==> trial 20 <==
Design adpll_ctr, start of the top module:
module adpll_ctr
   (
    input                     rst,
    input                     clk,
    input                     valid,
    input [5-1:0] address,
    input [26-1:0] wdata,
    input                     wstrb,
    output [1:0]              rdata,
    output reg                ready,
    input                     data_mod,  
    output                    dco_pd,
    output reg [1:0]          dco_osc_gain,
    output [4:0]              dco_c_l_rall,
    output [4:0]              dco_c_l_row,
    output [4:0]              dco_c_l_col,
    output [15:0]             dco_c_m_rall,
    output [15:0]             dco_c_m_row,
    output [15:0]             dco_c_m_col,
    output [15:0]             dco_c_s_rall,
    output [15:0]             dco_c_s_row,
    output [15:0]             dco_c_s_col,
    output                    tdc_pd,
    output                    tdc_pd_inj,
    output reg [2:0]          tdc_ctr_freq,
    input [6:0]               tdc_ripple_count,
    input [15:0]              tdc_phase
    );
Settings: LEC_CHECK=0, CAP_MARGIN=20, CORE_MARGIN=2, CORE_UTILIZATION=72, CTS_CLUSTER_DIAMETER=350, CTS_CLUSTER_SIZE=15, PLACE_DENSITY_LB_ADDON=0.14, SETUP_SLACK_MARGIN=3.51, SLEW_MARGIN=20; clock period 12.1 ns.
run.sh (not shown) runs the stock make flow with config.mk's settings and CLKGATE_MAP_FILE=.
==> inputs of build 43, as changes to trial 20 <==
==> flow/config.mk (replaced) <==
export PLATFORM = sky130hd
export DESIGN_NAME = adpll_ctr
export DESIGN_NICKNAME = adpll_ctr
export VERILOG_FILES = /design/flow/design.v
export SDC_FILE = /design/flow/constraint.sdc
export NUM_CORES = 4
export LEC_CHECK = 0
export CAP_MARGIN = 20
export CORE_MARGIN = 2
export CORE_UTILIZATION = 58
export SLEW_MARGIN = 20
==> flow/constraint.sdc (replaced) <==
create_clock -name core_clock -period 21.8 [get_ports {clk}]
set_input_delay 4.3600 -clock core_clock [delete_from_list [all_inputs] [get_ports {clk}]]
set_output_delay 4.3600 -clock core_clock [all_outputs]
set_load 0.01 [all_outputs]
==> comparison <==
Build 43 did not get past global routing (5_1_grt), error ODB-0269. Trial 20 aborted during clock tree synthesis (4_1_cts) with DPL-0038. In area after synthesis, trial 20 and build 43 do not differ. Against build 43, the die area of trial 20 is smaller by 19%. In synthesized cell count, build 43 and trial 20 do not differ.
==> figures <==
metric	trial 20	build 43
Run status	did not finish	did not finish
Last stage reached	clock tree synthesis (4_1_cts)	global routing (5_1_grt)
Post-Place Cells	7943	8030
Worst Setup Slack post-DPL	-14.32 ns	-7.81 ns
Detail Placement HPWL	177000 um	135000 um
Die boundary width	256 um	285 um
Routability Congestion	1.16	1.09
# rows	92	103
Total cell area at the placement stage	0.0605 mm2	0.0596 mm2
Area of the die	0.0657 mm2	0.0813 mm2
Initial standard-cell utilization of the core	72.8%	58.3%
Die Ht	256 um	285 um


==> build 82 <==
adpll_ctr again, from the RTL that the note above started with.
clock: 70.7 ns
lec_check: 0
abc_area: 1
cap_margin: 20
cell_pad_in_sites_global_placement: 3
core_aspect_ratio: 0.85
core_margin: 3
core_utilization: 41
cts_cluster_diameter: 322
gpl_routability_driven: 0
max_routing_layer: met5
place_density: 0.54
setup_slack_margin: 0.12
slew_margin: 20
tns_end_percent: 50
==> trial 1: changes against build 82 <==
ABC_AREA = unset   (was 1)
CELL_PAD_IN_SITES_GLOBAL_PLACEMENT = unset   (was 3)
CORE_ASPECT_RATIO = unset   (was 0.85)
CORE_MARGIN = 2   (was 3)
CORE_UTILIZATION = 70   (was 41)
CTS_CLUSTER_DIAMETER = unset   (was 322)
GPL_ROUTABILITY_DRIVEN = unset   (was 0)
MAX_ROUTING_LAYER = met4   (was met5)
PLACE_DENSITY = 0.6   (was 0.54)
SETUP_SLACK_MARGIN = -0.25   (was 0.12)
TNS_END_PERCENT = unset   (was 50)
==> flow/constraint.sdc (replaced) <==
create_clock -name core_clock -period 31.2 [get_ports {clk}]
set_input_delay 6.2400 -clock core_clock [delete_from_list [all_inputs] [get_ports {clk}]]
set_output_delay 6.2400 -clock core_clock [all_outputs]
set_load 0.01 [all_outputs]
==> qor summary <==
                                                                        build 82                    trial 1
Status                                                   complete, no violations  aborted with a tool error
Failing step                                                                   -   global routing (5_1_grt)
Worst setup timing slack at the placement stage                         20.42 ns                   -3.33 ns
Initial core utilization                                                   41.5%                      71.0%
Floorplan row count                                                          108                         93
Synth top area share                                                       24.7%                      22.9%
MUX share of area                                                          2.65%                      10.8%
Area fraction in and, or, nand and nor cells                               26.3%                      18.1%
Cell area after synthesis                                           0.0426 sq mm               0.0458 sq mm
Part of the Yosys area used for sequential elements                        28.5%                      26.5%
XOR/XNOR Area Share                                                        3.74%                      4.41%
Post_cts resized                                                               0                        345
Distinct cell type count of the synthesized netlist                           85                        121
Adder and majority gate portion of the synthesized area                    10.6%                      9.89%
Average cell area after synthesis                                     6.76 sq um                 8.11 sq um
Cell Count Post-Placement                                                   7667                       7440
Total CTS buffers                                                             58                         53
Total core area                                                      0.103 sq mm               0.0646 sq mm
Post-place instance area                                            0.0455 sq mm               0.0557 sq mm
Area of the synthesized netlist per yosys stat                      0.0426 sq mm               0.0458 sq mm
Die boundary width                                                        356 um                     260 um
DP HPWL                                                                   115 mm                     128 mm
Die Height                                                                303 um                     260 um
Floorplan Nets                                                              6678                       6024
Setup bufs post-CTS                                                            0                        105
Compound-Gate Fraction of Synth Area                                       18.2%                      24.2%
Die Size                                                             0.108 sq mm               0.0676 sq mm


==> run Y <==
Starting RTL as in the previous note.
clock: 59.4 ns
lec_check: 0
cap_margin: 10
cell_pad_in_sites_detail_placement: 1
core_aspect_ratio: 1.08
core_margin: 7
core_utilization: 62
gpl_routability_driven: 1
max_routing_layer: met5
slew_margin: 20
==> run Z (differences from run Y) <==
==> flow/config.mk (replaced) <==
export PLATFORM = sky130hd
export DESIGN_NAME = adpll_ctr
export DESIGN_NICKNAME = adpll_ctr
export VERILOG_FILES = /design/flow/design.v
export SDC_FILE = /design/flow/constraint.sdc
export NUM_CORES = 4
export LEC_CHECK = 0
export CAP_MARGIN = 20
export CORE_MARGIN = 2
export CORE_UTILIZATION = 72
export CTS_CLUSTER_SIZE = 15
export SETUP_SLACK_MARGIN = 3.12
export SLEW_MARGIN = 20
==> flow/constraint.sdc (replaced) <==
create_clock -name core_clock -period 12.1 [get_ports {clk}]
set_input_delay 2.4200 -clock core_clock [delete_from_list [all_inputs] [get_ports {clk}]]
set_output_delay 2.4200 -clock core_clock [all_outputs]
set_load 0.01 [all_outputs]
==> run G (differences from run Y) <==
==> flow/config.mk (replaced) <==
export PLATFORM = sky130hd
export DESIGN_NAME = adpll_ctr
export DESIGN_NICKNAME = adpll_ctr
export VERILOG_FILES = /design/flow/design.v
export SDC_FILE = /design/flow/constraint.sdc
export NUM_CORES = 4
export LEC_CHECK = 0
export CAP_MARGIN = 20
export CORE_MARGIN = 2
export CORE_UTILIZATION = 40
export PLACE_DENSITY = 0.6
export SLEW_MARGIN = 20
==> flow/constraint.sdc (replaced) <==
create_clock -name core_clock -period 40.0 [get_ports {clk}]
set_input_delay 8.0000 -clock core_clock [delete_from_list [all_inputs] [get_ports {clk}]]
set_output_delay 8.0000 -clock core_clock [all_outputs]
set_load 0.01 [all_outputs]
==> reports/results.tsv <==
metric	value	unit
outcome	did not finish	
haltStage	detailed placement (3_5_place_dp)	
tool.error	[ERROR DPL-0033] detailed placement checks failed during check placement.	
dieArea	65700	sq um
die_w	256	microns
gp_congestion	1.16	
dieHeight	256	microns
fp.coreArea	63000	sq um
num_rows	92	
[end of results for run Z]
==> reports/results.tsv <==
metric	value	unit
gp_congestion	1.05	
ys_sh_simple	18.1	%
outcome	did not finish	
synth-async-reset-ratio	100	%
die_w	276	microns
tool.error	[ERROR GRT-0232] Routing congestion too high. Check the congestion heatmap in the GUI.	
num_rows	103	
dieHeight	297	microns
topCombFamilyByArea	AND-OR/OR-AND gates	
syn_nets	6024	
dieArea	81800	sq um
haltStage	global routing (5_1_grt)	
[end of results for run Y]
==> reports/results.tsv <==
metric	value	unit
cts.sinks	482	
dieArea	117000	sq um
fp.coreArea	114000	sq um
outcome	timing/DRC/antenna clean	
gp_congestion	0.979	
dieHeight	343	microns
hold_violations	0	
reg2reg_from	adpll_ctr0.tdc_digital0.phase[2]$_DFFE_PP0P_	
via_per_inst	5.90	
slew_headroom	26.0	%
[end of results for run G]


==> run M <==
Starting RTL as in the previous note.
clock: 31.1 ns
lec_check: 0
cap_margin: 20
core_margin: 2
core_utilization: 67
hold_slack_margin: -0.09
max_routing_layer: met4
place_density: 0.6
slew_margin: 20
tns_end_percent: 5
==> inputs of run A, as changes to run M <==
Settings changed: ABC_AREA set to 1, CORE_ASPECT_RATIO set to 0.9, CORE_UTILIZATION 67 to 58, CTS_CLUSTER_DIAMETER set to 323, HOLD_SLACK_MARGIN -0.09 to not set, MAX_ROUTING_LAYER met4 to not set.
==> flow/constraint.sdc (replaced) <==
create_clock -name core_clock -period 21.8 [get_ports {clk}]
set_input_delay 4.3600 -clock core_clock [delete_from_list [all_inputs] [get_ports {clk}]]
set_output_delay 4.3600 -clock core_clock [all_outputs]
set_load 0.01 [all_outputs]
==> inputs of run P, as changes to run M <==
Settings changed: CAP_MARGIN 20 to 25, CORE_UTILIZATION 67 to 61, HOLD_SLACK_MARGIN -0.09 to not set, MIN_ROUTING_LAYER set to met1, PLACE_DENSITY 0.6 to not set, SETUP_SLACK_MARGIN set to 5.0.
==> flow/constraint.sdc (replaced) <==
create_clock -name core_clock -period 21.9 [get_ports {clk}]
set_input_delay 4.3800 -clock core_clock [delete_from_list [all_inputs] [get_ports {clk}]]
set_output_delay 4.3800 -clock core_clock [all_outputs]
set_load 0.01 [all_outputs]
==> notes <==
Run A ran to the end with violations: setup timing. Run M did not get past global routing. Run P stopped in global routing. Against run A, the synthesized area of run M is higher by about 8%. Die area, highest first: run P, run A, run M. Against run P, the synthesized cell count of run A is larger by about 12%.


==> cedar <==
Starting RTL as in the previous note.
==> flow/design.v (excerpt) <==
module adpll_ctr
   (
    input                     rst,
    input                     clk,
    input                     valid,
    input [5-1:0] address,
    input [26-1:0] wdata,
    input                     wstrb,
    output [1:0]              rdata,
    output reg                ready,
    input                     data_mod,  
    output                    dco_pd,
    output reg [1:0]          dco_osc_gain,
    output [4:0]              dco_c_l_rall,
    output [4:0]              dco_c_l_row,
    output [4:0]              dco_c_l_col,
    output [15:0]             dco_c_m_rall,
    output [15:0]             dco_c_m_row,
    output [15:0]             dco_c_m_col,
    output [15:0]             dco_c_s_rall,
    output [15:0]             dco_c_s_row,
    output [15:0]             dco_c_s_col,
    output                    tdc_pd,
    output                    tdc_pd_inj,
    output reg [2:0]          tdc_ctr_freq,
    input [6:0]               tdc_ripple_count,
    input [15:0]              tdc_phase
    );
Settings: LEC_CHECK=0, CAP_MARGIN=20, CORE_MARGIN=2, CORE_UTILIZATION=68, CTS_CLUSTER_DIAMETER=269, HOLD_SLACK_MARGIN=-0.08, MAX_ROUTING_LAYER=met4, PLACE_DENSITY=0.6, SLEW_MARGIN=20, TNS_END_PERCENT=5; clock period 29.6 ns.
==> inputs of harbor, as changes to cedar <==
--- a/flow/config.mk
+++ b/flow/config.mk
@@ -9,7 +9,3 @@
 export CORE_MARGIN = 2
-export CORE_UTILIZATION = 68
-export CTS_CLUSTER_DIAMETER = 269
-export HOLD_SLACK_MARGIN = -0.08
-export MAX_ROUTING_LAYER = met4
-export PLACE_DENSITY = 0.6
+export CORE_UTILIZATION = 65
 export SLEW_MARGIN = 20
==> flow/constraint.sdc (replaced) <==
create_clock -name core_clock -period 27.4 [get_ports {clk}]
set_input_delay 5.4800 -clock core_clock [delete_from_list [all_inputs] [get_ports {clk}]]
set_output_delay 5.4800 -clock core_clock [all_outputs]
set_load 0.01 [all_outputs]
==> inputs of pepper, as changes to cedar <==
--- a/flow/config.mk
+++ b/flow/config.mk
@@ -9,8 +9,4 @@
 export CORE_MARGIN = 2
-export CORE_UTILIZATION = 68
-export CTS_CLUSTER_DIAMETER = 269
-export HOLD_SLACK_MARGIN = -0.08
-export MAX_ROUTING_LAYER = met4
+export CORE_UTILIZATION = 40
 export PLACE_DENSITY = 0.6
 export SLEW_MARGIN = 20
-export TNS_END_PERCENT = 5
==> flow/constraint.sdc (replaced) <==
create_clock -name core_clock -period 39.3 [get_ports {clk}]
set_input_delay 7.8600 -clock core_clock [delete_from_list [all_inputs] [get_ports {clk}]]
set_output_delay 7.8600 -clock core_clock [all_outputs]
set_load 0.01 [all_outputs]
==> inputs of delta, as changes to cedar <==
--- a/flow/config.mk
+++ b/flow/config.mk
@@ -9,8 +9,4 @@
 export CORE_MARGIN = 2
-export CORE_UTILIZATION = 68
-export CTS_CLUSTER_DIAMETER = 269
-export HOLD_SLACK_MARGIN = -0.08
-export MAX_ROUTING_LAYER = met4
+export CORE_UTILIZATION = 10
 export PLACE_DENSITY = 0.6
 export SLEW_MARGIN = 20
-export TNS_END_PERCENT = 5
==> flow/constraint.sdc (replaced) <==
create_clock -name core_clock -period 58.8 [get_ports {clk}]
set_input_delay 11.7600 -clock core_clock [delete_from_list [all_inputs] [get_ports {clk}]]
set_output_delay 11.7600 -clock core_clock [all_outputs]
set_load 0.01 [all_outputs]
==> comparison table <==
Sum of routed wire segments on met1: pepper 68500 µm; harbor -; cedar -; delta 73100 µm
Minimum setup slack among reg-to-reg paths: pepper 12150 ps; harbor -; cedar -; delta 28400 ps
Final hold vios: pepper 0; harbor -; cedar -; delta 0
Run status: pepper complete, no violations; harbor did not finish; cedar did not finish; delta complete, no violations
Last stage reached: pepper -; harbor global routing (5_1_grt); cedar global routing (5_1_grt); delta -
Worst setup startpoint: pepper data_mod; harbor -; cedar -; delta data_mod
Total Nets Final: pepper 6100; harbor -; cedar -; delta 6021
Setup skew after layout: pepper 78.9 ps; harbor -; cedar -; delta 43.3 ps
Die Span Y: pepper 343 µm; harbor 270 µm; cedar 264 µm; delta 681 µm
Minimum setup slack after placement: pepper -337 ps; harbor -4720 ps; cedar -3460 ps; delta 10050 ps
Finished Core Util: pepper 45.6%; harbor -; cedar -; delta 12.4%
Startpoint-to-endpoint class of the critical path: pepper in2out; harbor -; cedar -; delta in2out
Dominant cell type by count on the critical path: pepper a21o_1; harbor -; cedar -; delta o21ai_0
Detailed-route wire length: pepper 158000 µm; harbor -; cedar -; delta 172000 µm
Critical path destination: pepper rdata[0]; harbor -; cedar -; delta rdata[0]
Finished layout cell area: pepper 52000 µm²; harbor -; cedar -; delta 56700 µm²
Buf+Inv Stages, Crit Path: pepper 11; harbor -; cedar -; delta 8
WP data required: pepper 31440 ps; harbor -; cedar -; delta 47040 ps
Non-clock buffer count: pepper 330; harbor -; cedar -; delta 255
